## fpm
module fpm(
    input [32:1] a,
    input [32:1] b,
    input clk,
    input rst,
    input in_valid,
    output  [32:1] c,
    output out_valid
    );
make LEC_CHECK=0 ABC_AREA=0 CAP_MARGIN=20 CORE_MARGIN=2 CORE_UTILIZATION=72 CTS_CLUSTER_DIAMETER=105 PLACE_DENSITY=0.42 SETUP_SLACK_MARGIN=0.76 SLEW_MARGIN=20 finish   # period 2.69 ns
run.sh (not shown) runs the stock make flow with config.mk's settings and CLKGATE_MAP_FILE=.
The baseline finished with negative setup slack left.
Rerun with:
ABC_AREA = 1   (was 0)
CORE_UTILIZATION = 70   (was 72)
CTS_CLUSTER_DIAMETER = default   (was 105)
PLACE_DENSITY = default   (was 0.42)
SETUP_SLACK_MARGIN = default   (was 0.76)
clock period = 2.36 ns   (was 2.69 ns; I/O delays follow)
Outcome: The new run ran to the end with violations: antenna violations, negative setup slack. Count of clock-buffer cells in the layout went up by 11. Total power grows by 15%. Cell area came out higher by 2.5%.
Rerun with:
ABC_AREA = default   (was 1)
CORE_UTILIZATION = 35   (was 70)
clock period = 4.8 ns   (was 2.36 ns; I/O delays follow)
Outcome: The new run finished with timing, DRC and antenna clean. Die area increases by about 90%. Synthesized area is lower by 2.8%. Worst hold slack gains 0.35 ns. Worst setup slack improved by 1.3 ns. Wire length falls by about 10%. Cell area shrinks by about 3.2%. Count of clock-buffer cells in the layout grows by 5. Clock power decreases by about 50%. Sequential power fell by about 50%. Total power fell by 51%. Register-to-register slack improves by 1.8 ns.
Rerun with:
CORE_UTILIZATION = 58   (was 35)
CTS_CLUSTER_DIAMETER = 209   (was default)
SETUP_SLACK_MARGIN = -0.35   (was default)
clock period = 3.69 ns   (was 4.8 ns; I/O delays follow)
Result: With this change the flow completed and failed the layout checks on negative setup slack. Utilization went up by 26 points. Clock skew went up by 0.0043 ns. First-iteration DRC count went down by 8.6%. Area after synthesis does not change. Register-to-register slack is worse by 0.84 ns. Worst setup slack is worse by 0.37 ns. Sequential power went up by 30%. Sequential share of layout area went up by 0.85 points. Global-route usage went up by 8.8 points. Die area went down by 39%. Final cell count went down by 12%.
Rerun with:
CORE_UTILIZATION = 70   (was 58)
CTS_CLUSTER_DIAMETER = 348   (was 209)
CTS_CLUSTER_SIZE = 31   (was default)
SETUP_SLACK_MARGIN = default   (was -0.35)
clock period = 3.28 ns   (was 3.69 ns; I/O delays follow)
The changed run produced a layout that fails on negative setup slack. Die size drops by 17%. Sequential power increases by 12%. Via count went down by 2.0%. Cell count went down by 7.1%. Synthesized cell count stays the same. Routed wire length goes down by 6.2%. Critical path depth climbs by 5. Worst hold slack degrades by 0.11 ns. Cell area is lower by 6.8%. Clock power falls by 44%.
Rerun with:
CORE_UTILIZATION = 66   (was 70)
CTS_CLUSTER_DIAMETER = 209   (was 348)
CTS_CLUSTER_SIZE = default   (was 31)
clock period = 3.94 ns   (was 3.28 ns; I/O delays follow)
This time the run produced a clean layout; power increases by 9.2%; die area came out higher by 6.0%; setup slack improves by 0.63 ns; clock-buffer cell count goes up by 482; clock power grows by 70%; core utilization came out higher by 0.94 points; synthesized area does not change.


fpm again, from the RTL that the note above started with.
==> flow/config.mk <==
export PLATFORM = sky130hd
export DESIGN_NAME = fpm
export DESIGN_NICKNAME = fpm
export VERILOG_FILES = /design/flow/design.v
export SDC_FILE = /design/flow/constraint.sdc
export NUM_CORES = 4
export LEC_CHECK = 0
export ABC_AREA = 1
export CAP_MARGIN = 20
export CELL_PAD_IN_SITES_DETAIL_PLACEMENT = 0
export CORE_ASPECT_RATIO = 1.04
export CORE_MARGIN = 2
export CORE_UTILIZATION = 23
export HOLD_SLACK_MARGIN = 0.19
export MIN_ROUTING_LAYER = met2
export PLACE_DENSITY_LB_ADDON = 0.0
export SETUP_SLACK_MARGIN = -0.16
export SLEW_MARGIN = 30
export TNS_END_PERCENT = 30
==> flow/constraint.sdc <==
create_clock -name core_clock -period 6.53 [get_ports {clk}]
set_input_delay 1.3060 -clock core_clock [delete_from_list [all_inputs] [get_ports {clk}]]
set_output_delay 1.3060 -clock core_clock [all_outputs]
set_load 0.01 [all_outputs]
Edit:
- CELL_PAD_IN_SITES_DETAIL_PLACEMENT: 0 -> 1
- HOLD_SLACK_MARGIN: 0.19 -> default
- PLACE_DENSITY_LB_ADDON: 0.0 -> default
- TNS_END_PERCENT: 30 -> default
- clock period: 6.53 -> 5.0 ns (I/O delays scaled with it)
Effect: Hold slack is worse by 0.050 ns; flip-flop count does not change; clock skew rose by 0.041 ns; wire length shrinks by 14%; synthesized cell count stays the same; synthesized area stays the same; total power rose by 18%; setup slack degrades by 0.74 ns; combinational power rose by 25%; sequential share of layout area increases by 1.3 points.
Edit:
- ABC_AREA: 1 -> default
- CELL_PAD_IN_SITES_DETAIL_PLACEMENT: 1 -> default
- CORE_ASPECT_RATIO: 1.04 -> default
- CORE_UTILIZATION: 23 -> 72
- CTS_CLUSTER_DIAMETER: default -> 397
- MIN_ROUTING_LAYER: met2 -> default
- SETUP_SLACK_MARGIN: -0.16 -> default
- SLEW_MARGIN: 30 -> 20
- clock period: 5.0 -> 3.07 ns (I/O delays scaled with it)
After rerunning:
- With this change the flow produced a layout that fails on negative setup slack
- combinational power climbs by a quarter to a third
- cell count falls by well over a third
- routed wire length came out lower by a quarter to a third
- power grows by well over a third
Edit:
- CORE_UTILIZATION: 72 -> 66
- CTS_CLUSTER_DIAMETER: 397 -> 374
- CTS_CLUSTER_SIZE: default -> 31
- SETUP_SLACK_MARGIN: default -> 0.87
- clock period: 3.07 -> 3.28 ns (I/O delays scaled with it)
- The changed run reached the layout checks and failed them: negative setup slack
- synthesized cell count stays the same
- design area fell by 5.9%
- clock-buffer cell count fell by 488
- routed wire length fell by 4.7%
- worst setup slack improved by 0.23 ns
- via count fell by 3.9%
- worst hold slack improved by 0.14 ns
- sequential share of layout area rose by 3.6 points
- first-iteration DRC count fell by 7.6%
- sequential power fell by about 6.4%
- cell count fell by about 2%
Edit:
- CORE_UTILIZATION: 66 -> 70
- CTS_CLUSTER_DIAMETER: 374 -> default
- CTS_CLUSTER_SIZE: 31 -> default
- SETUP_SLACK_MARGIN: 0.87 -> default
- clock period: 3.28 -> 3.92 ns (I/O delays scaled with it)
Effect: Now the flow passed the timing, DRC and antenna checks. Sequential cell count does not change. Setup slack gets better by 0.54 ns. Final area went up by a few percent. Die size went down by a few percent.
Edit:
- CORE_UTILIZATION: 70 -> 61
- CTS_CLUSTER_DIAMETER: default -> 209
- SETUP_SLACK_MARGIN: default -> 0.9
- clock period: 3.92 -> 3.31 ns (I/O delays scaled with it)
Outcome: Now the flow finished but fails on negative setup slack. Routed wire length climbs by about 0.9%. Power rose by 18%. Sequential share of layout area came out lower by 0.16 points. Clock-buffer cell count goes up by 24. Hold slack degrades by 0.023 ns. Cell area is about the same. Clock power grows by about 17%. Sequential cell count does not change. Critical path depth came out higher by 3. Non-clock buffer count goes up by 8.
Power is estimated from default activity; no workload was simulated.
